==> inputs of job 477 <==
==> flow/design.v (excerpt) <==
module fpadder (output logic [31:0] sum, output logic ready,
                input logic [31:0] a, input logic clock, nreset);
make LEC_CHECK=0 ABC_AREA=1 CAP_MARGIN=40 CORE_ASPECT_RATIO=0.5 CORE_MARGIN=2 CORE_UTILIZATION=72 CTS_CLUSTER_DIAMETER=386 CTS_CLUSTER_SIZE=100 PLACE_DENSITY=0.41 SETUP_SLACK_MARGIN=-1.31 SLEW_MARGIN=20 TNS_END_PERCENT=10 finish   # period 15.6 ns
run.sh (not shown) runs the stock make flow with config.mk's settings and CLKGATE_MAP_FILE=.
==> inputs of job 4257, as changes to job 477 <==
==> flow/config.mk (replaced) <==
export PLATFORM = sky130hd
export DESIGN_NAME = fpadder
export DESIGN_NICKNAME = fpadder
export VERILOG_FILES = /design/flow/design.v
export SDC_FILE = /design/flow/constraint.sdc
export NUM_CORES = 4
export LEC_CHECK = 0
export ABC_AREA = 1
export CAP_MARGIN = 20
export CELL_PAD_IN_SITES_GLOBAL_PLACEMENT = 2
export CORE_MARGIN = 2
export CORE_UTILIZATION = 40
export CTS_CLUSTER_DIAMETER = 377
export GPL_ROUTABILITY_DRIVEN = 0
export GPL_TIMING_DRIVEN = 0
export SLEW_MARGIN = 20
export TNS_END_PERCENT = 35
==> flow/constraint.sdc (replaced) <==
create_clock -name core_clock -period 20.0 [get_ports {clock}]
set_input_delay 4.0000 -clock core_clock [delete_from_list [all_inputs] [get_ports {clock}]]
set_output_delay 4.0000 -clock core_clock [all_outputs]
set_load 0.01 [all_outputs]
==> results <==
	job 477	job 4257
Maximum fanout encountered on the critical timing path	85	10
Post-route cell area	18600 um2	19300 um2
Final-layout non-clock buffer area share	0.0579	0.0745
Vias in the first global route	19600	20300
Initial antenna violation count	1	3
Routed length on met2	26900 um	38300 um
Antenna diode count	0	1
Sequential cell area in the final layout	3510 um2	3500 um2
Routed met3 length	11500 um	6910 um
Run status	complete, no violations	complete, no violations
GR Layer Usage met1	0.658	0.440
Fin util	0.782	0.450
Final std cells w/o fill	3022	3436
Global-route wire length before repair	105000 um	127000 um
Fraction of power consumed by sequential logic	0.459	0.456
Int Power	0.597 mW	0.467 mW
Core Rows	40	76

---

==> run a <==
Starting RTL as in the previous note.
make LEC_CHECK=0 CAP_MARGIN=20 CORE_MARGIN=2 CORE_UTILIZATION=58 SLEW_MARGIN=20 finish   # period 8.51 ns
==> inputs of run b, as changes to run a <==
Settings changed: CORE_UTILIZATION 58 to 64, SETUP_SLACK_MARGIN set to 3.43.
==> flow/constraint.sdc (replaced) <==
create_clock -name core_clock -period 13.6 [get_ports {clock}]
set_input_delay 2.7200 -clock core_clock [delete_from_list [all_inputs] [get_ports {clock}]]
set_output_delay 2.7200 -clock core_clock [all_outputs]
set_load 0.01 [all_outputs]
==> inputs of run c, as changes to run a <==
Settings changed: ABC_AREA set to 1, CAP_MARGIN 20 to 25, CORE_ASPECT_RATIO set to 0.74, CORE_UTILIZATION 58 to 24, CTS_CLUSTER_DIAMETER set to 229, CTS_CLUSTER_SIZE set to 49, GPL_ROUTABILITY_DRIVEN set to 0, MIN_ROUTING_LAYER set to met1, PLACE_DENSITY_LB_ADDON set to 0.09, SETUP_SLACK_MARGIN set to -0.1, SLEW_MARGIN 20 to 25, TNS_END_PERCENT set to 45.
==> flow/constraint.sdc (replaced) <==
create_clock -name core_clock -period 6.47 [get_ports {clock}]
set_input_delay 1.2940 -clock core_clock [delete_from_list [all_inputs] [get_ports {clock}]]
set_output_delay 1.2940 -clock core_clock [all_outputs]
set_load 0.01 [all_outputs]
==> summary of the runs <==
- Routed wire length, highest first: run c, run a, run b.
- In flip-flop count, run a and run c do not differ.
- Global-route usage, lowest first: run c, run a, run b.
- Fmax: run c > run a > run b.
- The lowest sequential share of layout area belongs to run c, the highest to run b.
- Critical path depth, highest first: run c, run a, run b.
- Against run a, the sequential power of run b is lower by 37%.
- In run a the core utilization is higher than in run c, by 34 points.
- Against run a, the synthesized area of run c is lower by 1.9%.
- Cell area: run c > run a > run b.
==> figures <==
	run b	run a	run c
Outcome	complete, no violations	complete, no violations	complete, no violations
Maximum net fanout on the critical path	55	15	28
Number of placed instances with taps included	2597	2684	3875
Busiest grt layer	met2	met2	met1
Final routed wire length divided by cell count	27.8 µm	27.1 µm	23.2 µm
Global router's overall resource usage	0.506	0.465	0.241
Cell area after synthesis	0.0176 mm²	0.0176 mm²	0.0173 mm²
Syn Area/Cell	7.49 µm²	7.49 µm²	6.28 µm²
Clk network pwr share	0.531	0.534	0.540
Area of the core	0.0270 mm²	0.0298 mm²	0.0712 mm²
Worst slack at placement	4.55 ns	0.791 ns	-0.513 ns
Clock distribution power	493 µW	799 µW	1080 µW
Total placed instance area	0.0183 mm²	0.0186 mm²	0.0207 mm²
Net load switching power	239 µW	380 µW	474 µW
Fp util	0.653	0.591	0.243
Internal portion of total power	689 µW	1120 µW	1530 µW
Die area	0.0289 mm²	0.0318 mm²	0.0742 mm²
DP HPWL	49.6 mm	51.9 mm	69.7 mm
Reg2Reg Capture Point	sum_manti[2]	sum_manti[22]	sum_manti[16]
Launch point of the critical path	m[23]	m[28]	m[28]
Stages on worst setup path	26	28	40

---

==> inputs of trial 65 <==
Starting RTL as in the previous note.
Settings: LEC_CHECK=0, ABC_AREA=1, CAP_MARGIN=35, CELL_PAD_IN_SITES_DETAIL_PLACEMENT=2, CELL_PAD_IN_SITES_GLOBAL_PLACEMENT=0, CORE_MARGIN=9, CORE_UTILIZATION=28, CTS_CLUSTER_DIAMETER=249, CTS_CLUSTER_SIZE=31, GPL_ROUTABILITY_DRIVEN=0, GPL_TIMING_DRIVEN=0, MIN_ROUTING_LAYER=met1, PLACE_DENSITY=0.87, SLEW_MARGIN=20, TNS_END_PERCENT=30; clock period 7.3 ns.
==> build 79 (differences from trial 65) <==
CAP_MARGIN = 40   (was 35)
CELL_PAD_IN_SITES_DETAIL_PLACEMENT = 1   (was 2)
CELL_PAD_IN_SITES_GLOBAL_PLACEMENT = 2   (was 0)
CORE_ASPECT_RATIO = 0.5   (was default)
CORE_MARGIN = 2   (was 9)
CORE_UTILIZATION = 39   (was 28)
CTS_CLUSTER_DIAMETER = 400   (was 249)
CTS_CLUSTER_SIZE = 100   (was 31)
GPL_ROUTABILITY_DRIVEN = 1   (was 0)
GPL_TIMING_DRIVEN = default   (was 0)
PLACE_DENSITY = default   (was 0.87)
SETUP_SLACK_MARGIN = 2.92   (was default)
TNS_END_PERCENT = 40   (was 30)
==> flow/constraint.sdc (replaced) <==
create_clock -name core_clock -period 10.5 [get_ports {clock}]
set_input_delay 2.1000 -clock core_clock [delete_from_list [all_inputs] [get_ports {clock}]]
set_output_delay 2.1000 -clock core_clock [all_outputs]
set_load 0.01 [all_outputs]
==> trial 49 (differences from trial 65) <==
ABC_AREA = default   (was 1)
CAP_MARGIN = 20   (was 35)
CELL_PAD_IN_SITES_DETAIL_PLACEMENT = default   (was 2)
CELL_PAD_IN_SITES_GLOBAL_PLACEMENT = default   (was 0)
CORE_MARGIN = 2   (was 9)
CORE_UTILIZATION = 66   (was 28)
CTS_CLUSTER_DIAMETER = default   (was 249)
CTS_CLUSTER_SIZE = default   (was 31)
GPL_ROUTABILITY_DRIVEN = default   (was 0)
GPL_TIMING_DRIVEN = default   (was 0)
HOLD_SLACK_MARGIN = -0.08   (was default)
MAX_ROUTING_LAYER = met4   (was default)
MIN_ROUTING_LAYER = default   (was met1)
PLACE_DENSITY = default   (was 0.87)
SETUP_SLACK_MARGIN = 1.73   (was default)
TNS_END_PERCENT = 75   (was 30)
==> flow/constraint.sdc (replaced) <==
create_clock -name core_clock -period 6.84 [get_ports {clock}]
set_input_delay 1.3680 -clock core_clock [delete_from_list [all_inputs] [get_ports {clock}]]
set_output_delay 1.3680 -clock core_clock [all_outputs]
set_load 0.01 [all_outputs]
==> trial 52 (differences from trial 65) <==
ABC_AREA = default   (was 1)
CAP_MARGIN = 15   (was 35)
CELL_PAD_IN_SITES_DETAIL_PLACEMENT = default   (was 2)
CELL_PAD_IN_SITES_GLOBAL_PLACEMENT = default   (was 0)
CORE_MARGIN = 2   (was 9)
CORE_UTILIZATION = 70   (was 28)
CTS_CLUSTER_DIAMETER = default   (was 249)
CTS_CLUSTER_SIZE = 36   (was 31)
GPL_ROUTABILITY_DRIVEN = default   (was 0)
GPL_TIMING_DRIVEN = default   (was 0)
HOLD_SLACK_MARGIN = -0.05   (was default)
MIN_ROUTING_LAYER = default   (was met1)
PLACE_DENSITY = default   (was 0.87)
SETUP_SLACK_MARGIN = 3.43   (was default)
TNS_END_PERCENT = default   (was 30)
==> flow/constraint.sdc (replaced) <==
create_clock -name core_clock -period 11.8 [get_ports {clock}]
set_input_delay 2.3600 -clock core_clock [delete_from_list [all_inputs] [get_ports {clock}]]
set_output_delay 2.3600 -clock core_clock [all_outputs]
set_load 0.01 [all_outputs]
==> notes <==
Build 79 finished clean. Trial 49 finished but failed the layout checks on setup timing. Trial 65 did not get past global routing (5_1_grt) with GRT-0116. Trial 52 completed with no timing, DRC or antenna violations.
Worst hold slack, lowest first: trial 49, trial 52, build 79.
Between build 79 and trial 49, the lower synthesized area is in build 79 (gap 1.9%, measured against trial 49).
Clock power: trial 49 > build 79 > trial 52.
Sequential power, highest first: trial 49, build 79, trial 52.

---

==> job 8794 <==
fpadder again, from the RTL that the note above started with.
export LEC_CHECK = 0
export CAP_MARGIN = 40
export CELL_PAD_IN_SITES_GLOBAL_PLACEMENT = 0
export CORE_MARGIN = 2
export CORE_UTILIZATION = 54
export GPL_ROUTABILITY_DRIVEN = 1
export HOLD_SLACK_MARGIN = 0.29
export MIN_ROUTING_LAYER = met1
export SETUP_SLACK_MARGIN = -0.95
export SLEW_MARGIN = 20
export TNS_END_PERCENT = 40
create_clock -name core_clock -period 11.8 [get_ports {clock}]
==> job 1120 (differences from job 8794) <==
CAP_MARGIN = 20   (was 40)
CELL_PAD_IN_SITES_GLOBAL_PLACEMENT = unset   (was 0)
CORE_UTILIZATION = 40   (was 54)
GPL_ROUTABILITY_DRIVEN = unset   (was 1)
HOLD_SLACK_MARGIN = unset   (was 0.29)
MIN_ROUTING_LAYER = unset   (was met1)
SETUP_SLACK_MARGIN = unset   (was -0.95)
TNS_END_PERCENT = unset   (was 40)
==> flow/constraint.sdc (replaced) <==
create_clock -name core_clock -period 20.0 [get_ports {clock}]
set_input_delay 4.0000 -clock core_clock [delete_from_list [all_inputs] [get_ports {clock}]]
set_output_delay 4.0000 -clock core_clock [all_outputs]
set_load 0.01 [all_outputs]
==> job 3716 (differences from job 8794) <==
CAP_MARGIN = 20   (was 40)
CELL_PAD_IN_SITES_GLOBAL_PLACEMENT = unset   (was 0)
CORE_UTILIZATION = 64   (was 54)
GPL_ROUTABILITY_DRIVEN = unset   (was 1)
HOLD_SLACK_MARGIN = unset   (was 0.29)
MIN_ROUTING_LAYER = unset   (was met1)
SETUP_SLACK_MARGIN = 1.62   (was -0.95)
TNS_END_PERCENT = 5   (was 40)
==> flow/constraint.sdc (replaced) <==
create_clock -name core_clock -period 8.51 [get_ports {clock}]
set_input_delay 1.7020 -clock core_clock [delete_from_list [all_inputs] [get_ports {clock}]]
set_output_delay 1.7020 -clock core_clock [all_outputs]
set_load 0.01 [all_outputs]
==> run_summary.xml <==
<?xml version="1.0" encoding="UTF-8"?>
<metrics>
  <group name="status">
    <metric name="run_status" unit="">no timing/DRC/antenna violations</metric>
  </group>
  <group name="cells_and_area">
    <metric name="nNetsFinal" unit="">2433</metric>
  </group>
  <group name="global_route">
    <metric name="grt_start_max_net_pins" unit="">73</metric>
  </group>
  <group name="placement">
    <metric name="detailedPlacementHpwl" unit="um">53800</metric>
  </group>
  <group name="floorplanning">
    <metric name="floorplan.die.width" unit="um">214</metric>
  </group>
  <group name="timing">
    <metric name="timing.max_slew.rel_slack" unit="%">20.1</metric>
  </group>
</metrics>
(the above is from job 1120)
==> run_summary.xml <==
<?xml version="1.0" encoding="UTF-8"?>
<metrics>
  <group name="clocking">
    <metric name="post_cts_resized" unit="">0</metric>
  </group>
  <group name="cells_and_area">
    <metric name="final-nonclk-buf-share" unit="%">6.33</metric>
    <metric name="finalNonFillerCells" unit="">2751</metric>
    <metric name="fin_area" unit="um^2">19200</metric>
    <metric name="nNetsFinal" unit="">2441</metric>
  </group>
  <group name="routing">
    <metric name="detailed_route_drc_error_count" unit="">0</metric>
    <metric name="initialDrtViolationCount" unit="">3038</metric>
  </group>
  <group name="global_route">
    <metric name="grt_start_max_net_pins" unit="">89</metric>
  </group>
  <group name="floorplanning">
    <metric name="floorplan.die.width" unit="um">185</metric>
  </group>
  <group name="placement">
    <metric name="detailedPlacementHpwl" unit="um">51800</metric>
  </group>
  <group name="status">
    <metric name="run_status" unit="">no timing/DRC/antenna violations</metric>
  </group>
</metrics>
(the above is from job 8794)
==> run_summary.xml <==
<?xml version="1.0" encoding="UTF-8"?>
<metrics>
  <group name="status">
    <metric name="run_status" unit="">no timing/DRC/antenna violations</metric>
  </group>
  <group name="floorplanning">
    <metric name="floorplan.die.width" unit="um">170</metric>
  </group>
  <group name="timing">
    <metric name="timing.clock.skew" unit="ns">0.0254</metric>
    <metric name="timing.max_slew.rel_slack" unit="%">29.5</metric>
  </group>
  <group name="global_route">
    <metric name="grt_start_max_net_pins" unit="">84</metric>
  </group>
  <group name="cells_and_area">
    <metric name="nNetsFinal" unit="">2465</metric>
  </group>
  <group name="placement">
    <metric name="detailedPlacementHpwl" unit="um">50800</metric>
  </group>
  <group name="setup_path">
    <metric name="ff2ff_path_depth" unit="">30</metric>
  </group>
</metrics>
(the above is from job 3716)

---

==> job 7992 <==
==> flow/design.v <==
module fpadder (output logic [31:0] sum, output logic ready,
                input logic [31:0] a, input logic clock, nreset);
    logic [31:0] m,n;       
    logic [1:0] exp;
	logic sign; 
    logic adding, stopOp, infNum, abSum, notNum, bigNum;    
	logic [7:0] exp_m, exp_n;        						  
	logic [22:0] manti_m, manti_n;						 
	logic [23:0] manti_m2, manti_n2, manti_m1, manti_n1;	 
	logic sign_m, sign_n;		 
    assign sign_m = m[31];
    assign sign_n = n[31];
    assign exp_m = {m[30:23]};
    assign exp_n = {n[30:23]};
    assign manti_m = {m[22:0]};
    assign manti_n = {n[22:0]};
	assign manti_m2 = {1'b1, manti_m};
	assign manti_n2 = {1'b1, manti_n};
	always_comb 
      begin
        notNum = (exp_m == 255 & manti_m != 0) || (exp_n == 255 & manti_n != 0);  
		bigNum = (exp_m == 255 & manti_m == 0) || (exp_n == 255 & manti_n == 0);
      end 
    always_comb 
      begin
        exp = (exp_m > exp_n)? 2'b10 : (exp_m < exp_n)? 2'b01 : 2'b00;
        sign = (sign_m == sign_n)? '1 : '0;
      end
    always_comb
      begin
          if (exp == 2'b10) begin
            manti_n1 = manti_n2 >> (exp_m - exp_n);       
			manti_m1 = manti_m2;  
			end
          else if (exp == 2'b01) begin
            manti_m1 = manti_m2 >> (exp_n - exp_m);
			manti_n1 = manti_n2;	
			end
          else begin
			manti_m1 = manti_m2; 
			manti_n1 = manti_n2;	
			end
      end                                                
    logic [24:0] manti_m3, manti_n3, sum_manti;
    logic [7:0]  sum_exp;
    logic sum_sign;
    assign manti_m3 = {1'b0, manti_m1[23:0]};
    assign manti_n3 = {1'b0, manti_n1[23:0]};
    always_ff @(posedge clock, negedge nreset)      
      if(!nreset) begin
      	sum_manti <= 0;
        sum_exp <= 0; 
        sum_sign <= 0; end
      else if (adding == '1) begin	 
        if (sign == '1) begin               
        sum_manti <= (manti_n3 + manti_m3);    
		sum_exp <= (exp ==  2'b10)? exp_m : exp_n;
        sum_sign <= sign_m; end
        else if (sign == '0 & exp == 2'b10) begin
      	sum_manti <= manti_m3 - manti_n3;
		sum_exp <= exp_m; 
        sum_sign <= sign_m; end
        else if (sign == '0 & exp == 2'b01) begin
      	sum_manti <= manti_n3 - manti_m3;
      	sum_exp <= exp_n; 
        sum_sign <= sign_n; end
        else if (sign == '0 & exp == 2'b00) begin
       	sum_manti <= (manti_m3 > manti_n3)? (manti_m3 - manti_n3) : (manti_m3 < manti_n3)? (manti_n3 - manti_m3) : 25'h1000000;
      	sum_exp <= (manti_m3 > manti_n3)? exp_m : (manti_m3 < manti_n3)? exp_n : 8'h0; 
        sum_sign <= (manti_m3 > manti_n3)? sign_m : (manti_m3 < manti_n3)? sign_n : '0; end 	end
	  else if (stopOp == 1) begin
		sum_manti[24:23] <= 2'b01;
		sum_manti[22:0] <= 23'h7fffff;
      	sum_exp <= 8'hff; 
        sum_sign <= '0; end
	  else if (infNum == 1) begin
		if (sign == 1) begin			 
			sum_manti[24:23] <= 2'b01;
			sum_manti[22:0] <= 0;
			sum_exp <= 8'hff; 
			sum_sign <= sign_m; end	
		else begin						 
			sum_manti[24:23] <= 2'b01;
			sum_manti[22:0] <= 0;
			sum_exp <= (exp == 2'b0) ? 8'h0 : 8'hff; 
			sum_sign <= (exp == 2'b10)? sign_m : (exp == 2'b01)? sign_n : 1'b0; end	end				
      always_ff @(posedge clock, negedge nreset)
		if(!nreset)
			sum <= 0;
		else if(abSum == 1) begin
        if (sum_manti[24] == 1)	begin 
			if (sum_exp == 254)						 
				sum <= {sum_sign, 8'hff, 23'b0};      
			else if (sum_exp == 0 & sum_manti[22:0] == 0)
				sum <= 0;
			else 
				sum <= {sum_sign, sum_exp + 8'b1, sum_manti[23:1]}; end			
        else begin
			if (sum_manti[23] == 1)
			sum <= {sum_sign, sum_exp, sum_manti[22:0]};  
			else if (sum_manti[22] == 1)
			sum <= {sum_sign, (sum_exp - 8'h1), sum_manti[21:0], 1'b0}; 
			else if (sum_manti[21] == 1)
			sum <= {sum_sign, (sum_exp - 8'h2), sum_manti[20:0], 2'b0};
			else if (sum_manti[20] == 1)
			sum <= {sum_sign, (sum_exp - 8'h3), sum_manti[19:0], 3'b0};
			else if (sum_manti[19] == 1)
			sum <= {sum_sign, (sum_exp - 8'h4), sum_manti[18:0], 4'b0};
			else if (sum_manti[18] == 1)
			sum <= {sum_sign, (sum_exp - 8'h5), sum_manti[17:0], 5'b0}; 
			else if (sum_manti[17] == 1)
			sum <= {sum_sign, (sum_exp - 8'h6), sum_manti[16:0], 6'b0};
			else if (sum_manti[16] == 1)
			sum <= {sum_sign, (sum_exp - 8'h7), sum_manti[15:0], 7'b0};
			else if (sum_manti[15] == 1)
			sum <= {sum_sign, (sum_exp - 8'h8), sum_manti[14:0], 8'b0};
			else if (sum_manti[14] == 1)
			sum <= {sum_sign, (sum_exp - 8'h9), sum_manti[13:0], 9'b0}; 
			else if (sum_manti[13] == 1)
			sum <= {sum_sign, (sum_exp - 8'ha), sum_manti[12:0], 10'b0};
			else if (sum_manti[12] == 1)
			sum <= {sum_sign, (sum_exp - 8'hb), sum_manti[11:0], 11'b0};
			else if (sum_manti[11] == 1)
			sum <= {sum_sign, (sum_exp - 8'hc), sum_manti[10:0], 12'b0};
			else if (sum_manti[10] == 1)
			sum <= {sum_sign, (sum_exp - 8'hd), sum_manti[9:0], 13'b0}; 
			else if (sum_manti[9] == 1)
			sum <= {sum_sign, (sum_exp - 8'he), sum_manti[8:0], 14'b0};
			else if (sum_manti[8] == 1)
			sum <= {sum_sign, (sum_exp - 8'hf), sum_manti[7:0], 15'b0};
			else if (sum_manti[7] == 1)
			sum <= {sum_sign, (sum_exp - 8'h10), sum_manti[6:0], 16'b0};
			else if (sum_manti[6] == 1)
			sum <= {sum_sign, (sum_exp - 8'h11), sum_manti[5:0], 17'b0};
			else if (sum_manti[5] == 1)
			sum <= {sum_sign, (sum_exp - 8'h12), sum_manti[4:0], 18'b0};
			else if (sum_manti[4] == 1)
			sum <= {sum_sign, (sum_exp - 8'h13), sum_manti[3:0], 19'b0};
			else if (sum_manti[3] == 1)
			sum <= {sum_sign, (sum_exp - 8'h14), sum_manti[2:0], 20'b0}; 
			else if (sum_manti[2] == 1)
			sum <= {sum_sign, (sum_exp - 8'h15), sum_manti[1:0], 21'b0};
			else if (sum_manti[1] == 1)
			sum <= {sum_sign, (sum_exp - 8'h16), sum_manti[0], 22'b0};
			else if (sum_manti[0] == 1)
			sum <= {sum_sign, (sum_exp - 8'h17), 23'b0};
			end
			end
	enum {start, loadN1, loadN2, pred, asblSum, stop} state;
    always_ff @(posedge clock, negedge nreset)
    	if(!nreset)begin
    		state <= start;
			m <= 0;
			n <= 0;
			ready <= 0;
			infNum <= 0;
			stopOp <= 0;
			adding <= 0;
			abSum <= 0;  end
    	else begin
			ready <= 0;
			infNum <= 0;
			stopOp <= 0;
			adding <= 0;
			abSum <= 0;
			case(state)
				start:begin
					state <= loadN1; end
				loadN1:begin
					n <= a;
					state <= loadN2; end
				loadN2:begin
					m <= a;
					state <= pred; end
				pred: begin
					state <= asblSum;
					if (!notNum & bigNum)
						infNum <= 1;
					else if (notNum)
						stopOp <= 1;
					else
						adding <= 1; end
				asblSum:begin
					state <= stop;
					abSum <= 1; end
				stop:begin
					ready <= 1;
					state <= start; end				
            endcase
			end		
endmodule
==> flow/run.sh <==
#!/bin/bash
# the make line also repeats each setting of config.mk as NAME=value (left out here)
make -C /OpenROAD-flow-scripts/flow DESIGN_CONFIG=/design/flow/config.mk WORK_HOME=/design/flow/orfs CLKGATE_MAP_FILE= finish
==> flow/config.mk <==
export PLATFORM = sky130hd
export DESIGN_NAME = fpadder
export DESIGN_NICKNAME = fpadder
export VERILOG_FILES = /design/flow/design.v
export SDC_FILE = /design/flow/constraint.sdc
export NUM_CORES = 4
export LEC_CHECK = 0
export ABC_AREA = 0
export CAP_MARGIN = 5
export CELL_PAD_IN_SITES_DETAIL_PLACEMENT = 2
export CELL_PAD_IN_SITES_GLOBAL_PLACEMENT = 2
export CORE_ASPECT_RATIO = 0.54
export CORE_MARGIN = 2
export CORE_UTILIZATION = 51
export CTS_CLUSTER_DIAMETER = 377
export GPL_ROUTABILITY_DRIVEN = 0
export GPL_TIMING_DRIVEN = 0
export SLEW_MARGIN = 20
export TNS_END_PERCENT = 35
==> flow/constraint.sdc <==
create_clock -name core_clock -period 20.0 [get_ports {clock}]
set_input_delay 4.0000 -clock core_clock [delete_from_list [all_inputs] [get_ports {clock}]]
set_output_delay 4.0000 -clock core_clock [all_outputs]
set_load 0.01 [all_outputs]
==> inputs of job 2470, as changes to job 7992 <==
==> flow/config.mk (replaced) <==
export PLATFORM = sky130hd
export DESIGN_NAME = fpadder
export DESIGN_NICKNAME = fpadder
export VERILOG_FILES = /design/flow/design.v
export SDC_FILE = /design/flow/constraint.sdc
export NUM_CORES = 4
export LEC_CHECK = 0
export CAP_MARGIN = 20
export CELL_PAD_IN_SITES_GLOBAL_PLACEMENT = 2
export CORE_MARGIN = 2
export CORE_UTILIZATION = 40
export GPL_TIMING_DRIVEN = 0
export SLEW_MARGIN = 20
==> inputs of job 2728, as changes to job 7992 <==
==> flow/config.mk (replaced) <==
export PLATFORM = sky130hd
export DESIGN_NAME = fpadder
export DESIGN_NICKNAME = fpadder
export VERILOG_FILES = /design/flow/design.v
export SDC_FILE = /design/flow/constraint.sdc
export NUM_CORES = 4
export LEC_CHECK = 0
export CAP_MARGIN = 20
export CORE_MARGIN = 8
export CORE_UTILIZATION = 60
export CTS_CLUSTER_DIAMETER = 59
export GPL_TIMING_DRIVEN = 1
export HOLD_SLACK_MARGIN = 0.16
export PLACE_DENSITY = 0.36
export SETUP_SLACK_MARGIN = 1.96
export SLEW_MARGIN = 20
export TNS_END_PERCENT = 60
==> flow/constraint.sdc (replaced) <==
create_clock -name core_clock -period 7.05 [get_ports {clock}]
set_input_delay 1.4100 -clock core_clock [delete_from_list [all_inputs] [get_ports {clock}]]
set_output_delay 1.4100 -clock core_clock [all_outputs]
set_load 0.01 [all_outputs]
==> notes <==
- Against job 2728, the sequential share of layout area of job 2470 is higher by 1.4 points.
- In job 2470 the register-to-register slack is higher than in job 2728, by 10 ns.
- Between job 2728 and job 2470, the lower worst setup slack is in job 2728 (gap 10 ns).
- In job 2470 the global-route usage is lower than in job 2728, by 3.0 points.
- First-iteration DRC count: job 2728 is larger than job 2470 (60%).
- Job 7992 did not get past global placement. Job 2470 completed with no timing, DRC or antenna violations. Job 2728 ran to the end with no violations.
- Against job 2470, the clock skew of job 2728 is lower by 0.0021 ns.
- In total power, job 2728 is at 2.7 times the value of job 2470.
==> figures <==
	job 2470	job 2728	job 7992
Fill cell count	4503	2135	-
Outcome	complete, no violations	complete, no violations	did not finish
Last stage reached	-	-	global placement
Largest cell class	combinational gates	combinational gates	-
Initial antenna violation count	0	3	-
Vertical die dimension	214 µm	187 µm	141 µm
# DRC	0	0	-
Clock Skews	0.0159 ns	0.0138 ns	-
Area used by multi-input combinational logic	0.0129 mm²	0.0141 mm²	-
Startpoint of the most critical hold path	state[1]	state[1]	-
Root buf cell	sky130_fd_sc_hd__clkbuf_16	sky130_fd_sc_hd__clkbuf_16	-
Internal power component	0.505 mW	1.39 mW	-
Highest signal layer in the routed design	met4	met5	-
Switching power	0.163 mW	0.416 mW	-
Non-filler cells, final	3035	2836	-
Post-route minimum period	9.50 ns	6.62 ns	-
Power is estimated from default activity; no workload was simulated.
